P:
Design maxfinder, start of the top module:
module maxfinder(clk, rst, start, x1, x2, x3, x4, eps, done, result);
For scale: ~1400 cells after synthesis, roughly 120 flip-flops, roughly 34 I/O pins, ~0.013 sq mm of cells after synthesis.
Settings: LEC_CHECK=0, CAP_MARGIN=20, CORE_MARGIN=2, CORE_UTILIZATION=72, CTS_CLUSTER_SIZE=45, PLACE_DENSITY_LB_ADDON=0.0, SETUP_SLACK_MARGIN=1.77, SLEW_MARGIN=20; clock period 6.49 ns.
run.sh (not shown) runs the stock make flow with config.mk's settings and CLKGATE_MAP_FILE=.
Here is what was changed in the inputs of Q compared with P.
- swapping 0.0 for 0.19 in PLACE_DENSITY_LB_ADDON
- putting ABC_AREA at 1 where nothing was set
- clearing SETUP_SLACK_MARGIN, which used to be 1.77
- clearing CTS_CLUSTER_SIZE, which used to be 45
- swapping 6.49 for 6.06 in the clock period (ns, I/O delays scaled along)
## What came out
From P to Q, count of pins over their slew limit did not move at all.
Number of cells in the yosys synthesis report, P and Q, higher one = Q.
Count of cells along the worst register-to-register path, P and Q, lower one = Q.
Changes in R relative to Q:
- changing PLACE_DENSITY_LB_ADDON from 0.19 to 0.26
- setting CTS_CLUSTER_SIZE to 13 for the first time
- changing the clock period (ns, I/O delays scaled along) from 6.06 to 4.51
==> results <==
FAIL R @ 5_1_grt: tool exited with error
Q: done, clean on timing, DRC and antenna
Reported for R and Q, total clock sinks turned out identical to the last digit.
Relative to Q, the HPWL after detailed placement of R is higher by about 25%.
Final weighted congestion in routability-driven placement of R falls short of that of Q by a few percent.
As far as H-tree depth goes, Q and R are indistinguishable; the numbers are identical.
Re count of library flops with an enable pin: no difference whatsoever between R and Q.
NOTE: number of buffers inserted by post-CTS setup repair in R exceeds that of Q
Post-placement setup slack (higher): Q
I/O pin count came out exactly the same in R and Q.
What S does differently from R at the input level:
- a deleted ABC_AREA that had been 1
- a deleted PLACE_DENSITY_LB_ADDON that had been 0.26
- a deleted CTS_CLUSTER_SIZE that had been 13
- a change of the clock period (ns, I/O delays scaled along) from 4.51 to 4.99
--- outcome ---
- Looking at post-synthesis mux area share, S sits above R.
- Per the comparison of S with R, post-placement cell count down about 10%; die footprint down about 0.3%; synthesized area down 0.33%; floorplan die width flat.
- S: complete, dirty (setup timing)
- Cell count after synthesis (S / R): 0.897
- Placement-stage cell area is lower on S
- From R to S the numbers moved as follows: die extent in y now sits at about the same level; XOR/XNOR share of the synthesized area now sits higher.
Inputs modified between S and T:
- CORE_UTILIZATION now 17, was 72
- the clock period (ns, I/O delays scaled along) now 9.49, was 4.99
### Flow results
- Both conditions hold for T: the flow ran to the end and the final layout passed the timing, design-rule and antenna checks.
- Going from S to T, number of antenna violations at the first check in global routing stayed essentially flat, horizontal die size rose by 100%, well tap count rose by 330%, total die size rose by about 300%, pin count of the biggest net entering global routing fell by 18%.
- Relative to S, critical path depth in cells has decreased by about 8% in T.
- Data-path buffer share of cell area in the final layout: T < S
- Compared with S, T shows clock power that has gone down by more than half.
- Design area (T over S): decrease, 8.1%
- Against S, T comes in 34 points lower on global-route usage.
- Comparing S and T, the higher final standard cell count with taps included and fillers excluded is on T.

* * *

maxfinder again, from the RTL that the note above started with.
export LEC_CHECK = 0
export ABC_AREA = 1
export CAP_MARGIN = 30
export CELL_PAD_IN_SITES_GLOBAL_PLACEMENT = 0
export CORE_ASPECT_RATIO = 1.75
export CORE_MARGIN = 2
export CORE_UTILIZATION = 72
export CTS_CLUSTER_DIAMETER = 48
export CTS_CLUSTER_SIZE = 14
export GPL_ROUTABILITY_DRIVEN = 1
export MAX_ROUTING_LAYER = met5
export MIN_ROUTING_LAYER = met1
export PLACE_DENSITY_LB_ADDON = 0.19
export SLEW_MARGIN = 20
export TNS_END_PERCENT = 10
create_clock -name core_clock -period 5.07 [get_ports {clk}]
The starting point completed, yet does not pass: setup timing.
Change:
CAP_MARGIN = 15   (was 30)
CORE_UTILIZATION = 71   (was 72)
SETUP_SLACK_MARGIN = 1.27   (was unset)
After rerunning: The changed run reached the layout checks and failed them: setup timing; hold slack gets worse by 0.0055 ns; critical path depth rises by 1; synthesized cell count is unchanged; total power falls by 5.8%; design area falls by 0.87%; die size rises by 1.4%.
Change:
CTS_CLUSTER_SIZE = 80   (was 14)
PLACE_DENSITY = 0.38   (was unset)
PLACE_DENSITY_LB_ADDON = unset   (was 0.19)
The new run finished with setup timing left.
Die area does not change.
Cell count barely changes.
Global-route usage decreases by 2.2 points.
Change:
ABC_AREA = unset   (was 1)
CAP_MARGIN = 20   (was 15)
CELL_PAD_IN_SITES_GLOBAL_PLACEMENT = unset   (was 0)
CORE_ASPECT_RATIO = unset   (was 1.75)
CORE_UTILIZATION = 40   (was 71)
CTS_CLUSTER_DIAMETER = unset   (was 48)
CTS_CLUSTER_SIZE = unset   (was 80)
GPL_ROUTABILITY_DRIVEN = unset   (was 1)
MAX_ROUTING_LAYER = unset   (was met5)
MIN_ROUTING_LAYER = unset   (was met1)
PLACE_DENSITY = unset   (was 0.38)
SETUP_SLACK_MARGIN = unset   (was 1.27)
TNS_END_PERCENT = unset   (was 10)
clock period = 6.57 ns   (was 5.07 ns; I/O delays follow)
Result:
- The new run passed the timing, design-rule and antenna checks
- worst setup slack improved by 0.41 ns
- routed wire length falls by 11%
- synthesized cell count falls by 10%
Change:
CTS_CLUSTER_DIAMETER = 400   (was unset)
CTS_CLUSTER_SIZE = 100   (was unset)
SETUP_SLACK_MARGIN = -0.88   (was unset)
clock period = 9.0 ns   (was 6.57 ns; I/O delays follow)
After rerunning:
- The new run completed with no timing, DRC or antenna violations
- total power fell by 31%
- cell count came out lower by 0.39%
- design area decreases by 1.3%
- count of clock-buffer cells in the layout came out lower by 1
- sequential share of layout area climbs by 0.20 points
- synthesized area is unchanged
- global-route usage goes down by 0.43 points
Change:
CAP_MARGIN = 10   (was 20)
CTS_CLUSTER_DIAMETER = unset   (was 400)
CTS_CLUSTER_SIZE = 11   (was 100)
GPL_TIMING_DRIVEN = 0   (was unset)
SETUP_SLACK_MARGIN = unset   (was -0.88)
Effect: The changed run passed the timing, design-rule and antenna checks. First-iteration DRC count came out higher by about 53%. Via count came out higher by 3.2%. Design area came out higher by about 1.4%. Worst setup slack got worse by 0.28 ns. Routed wire length came out higher by about 10%. Die area is unchanged. Total power came out higher by about 5%. Synthesized cell count stays the same. Non-clock buffer count came out higher by 37. Register-to-register slack got worse by 0.28 ns.

* * *

maxfinder again, from the RTL that the note above started with.
==> flow/config.mk <==
export PLATFORM = sky130hd
export DESIGN_NAME = maxfinder
export DESIGN_NICKNAME = maxfinder
export VERILOG_FILES = /design/flow/design.v
export SDC_FILE = /design/flow/constraint.sdc
export NUM_CORES = 4
export LEC_CHECK = 0
export CAP_MARGIN = 20
export CORE_ASPECT_RATIO = 1.18
export CORE_MARGIN = 2
export CORE_UTILIZATION = 72
export CTS_CLUSTER_DIAMETER = 396
export CTS_CLUSTER_SIZE = 25
export PLACE_DENSITY_LB_ADDON = 0.0
export SETUP_SLACK_MARGIN = 1.21
export SLEW_MARGIN = 20
==> flow/constraint.sdc <==
create_clock -name core_clock -period 6.07 [get_ports {clk}]
set_input_delay 1.2140 -clock core_clock [delete_from_list [all_inputs] [get_ports {clk}]]
set_output_delay 1.2140 -clock core_clock [all_outputs]
set_load 0.01 [all_outputs]
The baseline passed the timing, design-rule and antenna checks.
Then changed:
Settings changed: CORE_ASPECT_RATIO 1.18 to not set, CORE_UTILIZATION 72 to 40, CTS_CLUSTER_DIAMETER 396 to not set, CTS_CLUSTER_SIZE 25 to not set, PLACE_DENSITY_LB_ADDON 0.0 to not set, SETUP_SLACK_MARGIN 1.21 to not set.
Clock period 6.07 ns to 9.0 ns, I/O delays scaled along.
Outcome: The new run passed the timing, design-rule and antenna checks; utilization decreases by 43 points; cell area decreases by a little under a tenth; critical path depth increases by 1; sequential power decreases by a quarter to a third; maximum frequency decreases by roughly a tenth; routed wire length decreases by about a fifth.
Then changed:
Settings changed: CTS_CLUSTER_DIAMETER set to 380, CTS_CLUSTER_SIZE set to 99, SETUP_SLACK_MARGIN set to 1.82.
Result: The new run ran to the end with no violations; utilization stays the same; sequential share of layout area stays the same; sequential power stays flat; via count stays the same; power does not change; final cell count is unchanged; non-clock buffer count stays the same.
Then changed:
Settings changed: CORE_MARGIN 2 to 10, CTS_CLUSTER_DIAMETER 380 to 398, CTS_CLUSTER_SIZE 99 to 98, SETUP_SLACK_MARGIN 1.82 to not set.
Utilization rose by 0.29 points; synthesized cell count does not change; total power went up by 4.0%; sequential power barely changes; global-route usage drops by 2.7 points; worst setup slack is worse by 0.0057 ns; critical path depth is unchanged; routed wire length is higher by 1.2%; die size climbs by 18%.
Then changed:
Settings changed: CAP_MARGIN 20 to 10, CORE_MARGIN 10 to 9, CTS_CLUSTER_DIAMETER 398 to not set, CTS_CLUSTER_SIZE 98 to 11, GPL_TIMING_DRIVEN set to 0, MIN_ROUTING_LAYER set to met2, SLEW_MARGIN 20 to 10.
Worst setup slack got worse by 0.43 ns.
Routed wire length rises by roughly a tenth.
Synthesized area stays the same.
Power is about the same.
Final area climbs slightly.
Maximum frequency drops by a few percent.
Combinational power is higher by a few percent.
Flip-flop count does not change.
Utilization is higher by 0.17 points.
Global-route usage is higher by 12 points.
Then changed:
Settings changed: CAP_MARGIN 10 to 20, CELL_PAD_IN_SITES_DETAIL_PLACEMENT set to 1, CORE_ASPECT_RATIO set to 1.99, CORE_MARGIN 9 to 4, CTS_CLUSTER_DIAMETER set to 49, CTS_CLUSTER_SIZE 11 to not set, GPL_ROUTABILITY_DRIVEN set to 1, GPL_TIMING_DRIVEN 0 to not set, MAX_ROUTING_LAYER set to met5, SETUP_SLACK_MARGIN set to 2.31, SLEW_MARGIN 10 to 20, TNS_END_PERCENT set to 20.
=>
- The new run finished clean
- via count rises by a few percent
- area after synthesis stays the same
- clock power goes up by a few percent
- combinational power is higher by roughly a tenth
- worst setup slack gets better by 0.44 ns

* * *

maxfinder again, from the RTL that the note above started with.
==> flow/config.mk <==
export PLATFORM = sky130hd
export DESIGN_NAME = maxfinder
export DESIGN_NICKNAME = maxfinder
export VERILOG_FILES = /design/flow/design.v
export SDC_FILE = /design/flow/constraint.sdc
export NUM_CORES = 4
export LEC_CHECK = 0
export ABC_AREA = 1
export CAP_MARGIN = 25
export CELL_PAD_IN_SITES_DETAIL_PLACEMENT = 2
export CELL_PAD_IN_SITES_GLOBAL_PLACEMENT = 2
export CORE_ASPECT_RATIO = 0.51
export CORE_MARGIN = 9
export CORE_UTILIZATION = 15
export CTS_CLUSTER_DIAMETER = 95
export CTS_CLUSTER_SIZE = 11
export GPL_TIMING_DRIVEN = 0
export MIN_ROUTING_LAYER = met2
export SLEW_MARGIN = 10
==> flow/constraint.sdc <==
create_clock -name core_clock -period 6.48 [get_ports {clk}]
set_input_delay 1.2960 -clock core_clock [delete_from_list [all_inputs] [get_ports {clk}]]
set_output_delay 1.2960 -clock core_clock [all_outputs]
set_load 0.01 [all_outputs]
The first run completed without violations.
==> next run, changes <==
Settings changed: ABC_AREA 1 to default, CAP_MARGIN 25 to 20, CELL_PAD_IN_SITES_DETAIL_PLACEMENT 2 to default, CELL_PAD_IN_SITES_GLOBAL_PLACEMENT 2 to default, CORE_ASPECT_RATIO 0.51 to default, CORE_MARGIN 9 to 2, CORE_UTILIZATION 15 to 46, CTS_CLUSTER_DIAMETER 95 to default, CTS_CLUSTER_SIZE 11 to default, GPL_TIMING_DRIVEN 0 to default, MIN_ROUTING_LAYER met2 to default, SLEW_MARGIN 10 to 20.
Clock period 6.48 ns to 6.57 ns, I/O delays scaled along.
Flip-flop count is unchanged. Non-clock buffer count came out lower by 26. Worst setup slack improves by 0.11 ns. Via count is lower by 35%. Final area falls by 8.3%. Cell count is lower by 35%. Routed wire length falls by 44%. Critical path depth rises by 2. Synthesized area is lower by 0.33%.

* * *

== build 32 ==
Starting RTL as in the previous note.
## maxfinder
module maxfinder(clk, rst, start, x1, x2, x3, x4, eps, done, result);
input clk, start, rst;
input [4:0] x1, x2, x3, x4, eps;
output done;
output [4:0] result;
wire wen, wenep, sel, zer;
DataPath datapath(clk, rst, x1, x2, x3, x4, eps, wen, wenep, sel, zer, result);
controller con(clk, rst, start, zer, wen, wenep, sel, done);
endmodule
make LEC_CHECK=0 ABC_AREA=1 CAP_MARGIN=40 CORE_ASPECT_RATIO=1.37 CORE_MARGIN=2 CORE_UTILIZATION=72 CTS_CLUSTER_DIAMETER=221 CTS_CLUSTER_SIZE=92 SETUP_SLACK_MARGIN=0.72 SLEW_MARGIN=20 TNS_END_PERCENT=5 finish   # period 3.73 ns
Status: build 32 FAILED at global routing (tool error)
diff inputs: build 32 => build 11
# build 32
export LEC_CHECK = 0
export ABC_AREA = 1
export CAP_MARGIN = 40
export CORE_ASPECT_RATIO = 1.37
export CORE_MARGIN = 2
export CORE_UTILIZATION = 72
export CTS_CLUSTER_DIAMETER = 221
export CTS_CLUSTER_SIZE = 92
export SETUP_SLACK_MARGIN = 0.72
export SLEW_MARGIN = 20
export TNS_END_PERCENT = 5
create_clock -name core_clock -period 3.73 [get_ports {clk}]
# build 11
export LEC_CHECK = 0
export ABC_AREA = 1
export CAP_MARGIN = 20
export CORE_ASPECT_RATIO = 0.5
export CORE_MARGIN = 2
export CORE_UTILIZATION = 72
export CTS_CLUSTER_DIAMETER = 221
export CTS_CLUSTER_SIZE = 98
export SETUP_SLACK_MARGIN = 0.68
export SLEW_MARGIN = 20
create_clock -name core_clock -period 3.73 [get_ports {clk}]
Notes after the runs:
Re register area share after synthesis: no difference whatsoever between build 11 and build 32.
Die size essentially unchanged between build 11 and build 32.
Placed wire-length estimate after detailed placement for build 11 is higher than for build 32.
Not one of build 32 and build 11 finished clean.
Build 11 did not finish: a tool error stopped it during clock tree synthesis.
From build 32 to build 11 the numbers moved as follows: worst slack after detailed placement has increased; share of synthesized cell area in full adder, half adder and majority cells ~0 delta.
### build 11 -> build 49
# build 11
export LEC_CHECK = 0
export ABC_AREA = 1
export CAP_MARGIN = 20
export CORE_ASPECT_RATIO = 0.5
export CORE_MARGIN = 2
export CORE_UTILIZATION = 72
export CTS_CLUSTER_DIAMETER = 221
export CTS_CLUSTER_SIZE = 98
export SETUP_SLACK_MARGIN = 0.68
export SLEW_MARGIN = 20
create_clock -name core_clock -period 3.73 [get_ports {clk}]
# build 49
export LEC_CHECK = 0
export ABC_AREA = 1
export CAP_MARGIN = 20
export CORE_MARGIN = 2
export CORE_UTILIZATION = 72
export CTS_CLUSTER_DIAMETER = 221
export SLEW_MARGIN = 20
create_clock -name core_clock -period 3.73 [get_ports {clk}]
- Build 11 did not make it past clock tree synthesis, where a tool error ended it.
- Seen in the log of build 49: GRT-0116 during global routing, after which the run never completed.
- The run showing the smaller vertical die size is build 11.
- Changes observed in build 49 relative to build 11: number of buffers inserted by port buffering flat; count of placed standard cells including taps decreased 31.
- Build 11 → build 49: area of the synthesized netlist per yosys stat barely changed, floorplan core area down 53 um2, routability congestion estimate down 5.2%, synthesized area did not really move.

* * *

maxfinder again, from the RTL that the note above started with.
==> flow/config.mk <==
export PLATFORM = sky130hd
export DESIGN_NAME = maxfinder
export DESIGN_NICKNAME = maxfinder
export VERILOG_FILES = /design/flow/design.v
export SDC_FILE = /design/flow/constraint.sdc
export NUM_CORES = 4
export LEC_CHECK = 0
export ABC_AREA = 0
export CAP_MARGIN = 20
export CORE_ASPECT_RATIO = 1.94
export CORE_MARGIN = 2
export CORE_UTILIZATION = 40
export CTS_CLUSTER_DIAMETER = 400
export CTS_CLUSTER_SIZE = 98
export GPL_ROUTABILITY_DRIVEN = 0
export SETUP_SLACK_MARGIN = -0.17
export SLEW_MARGIN = 0
export TNS_END_PERCENT = 20
==> flow/constraint.sdc <==
create_clock -name core_clock -period 9.0 [get_ports {clk}]
set_input_delay 1.8000 -clock core_clock [delete_from_list [all_inputs] [get_ports {clk}]]
set_output_delay 1.8000 -clock core_clock [all_outputs]
set_load 0.01 [all_outputs]
The starting point completed with no timing, DRC or antenna violations.
Then changed:
Settings changed: ABC_AREA 0 to not set, CORE_ASPECT_RATIO 1.94 to 1.99, CORE_MARGIN 2 to 4, CTS_CLUSTER_DIAMETER 400 to not set, CTS_CLUSTER_SIZE 98 to not set, GPL_ROUTABILITY_DRIVEN 0 to 1, MAX_ROUTING_LAYER set to met4, MIN_ROUTING_LAYER set to met1, SETUP_SLACK_MARGIN -0.17 to 2.31, SLEW_MARGIN 0 to 20, TNS_END_PERCENT 20 to not set.
Worst setup slack gains 210 ps. Non-clock buffer count went up by 2. Power went up by a few percent. Die area went up by a few percent.
Then changed:
Settings changed: CORE_ASPECT_RATIO 1.99 to not set, CORE_MARGIN 4 to 2, CORE_UTILIZATION 40 to 63, CTS_CLUSTER_DIAMETER set to 400, CTS_CLUSTER_SIZE set to 98, GPL_ROUTABILITY_DRIVEN 1 to not set, MAX_ROUTING_LAYER met4 to not set, MIN_ROUTING_LAYER met1 to not set, SETUP_SLACK_MARGIN 2.31 to not set.
=> The changed run finished clean; routed wire length went down by 12%; hold slack is about the same; sequential power hardly moves; synthesized area does not change; setup slack degrades by 160 ps.
Then changed:
Settings changed: ABC_AREA set to 0, CAP_MARGIN 20 to 35, CELL_PAD_IN_SITES_GLOBAL_PLACEMENT set to 1, CORE_ASPECT_RATIO set to 0.5, CORE_UTILIZATION 63 to 40, GPL_ROUTABILITY_DRIVEN set to 0, SETUP_SLACK_MARGIN set to -0.17, SLEW_MARGIN 20 to 0, TNS_END_PERCENT set to 20.
After rerunning:
- The changed run finished clean
- power climbs by 1.9%
- final area climbs by 1.8%
- sequential cell count stays the same
- combinational power is about the same
- clock skew barely changes
Power figures rest on the tool's default switching activity, not on a simulated workload.
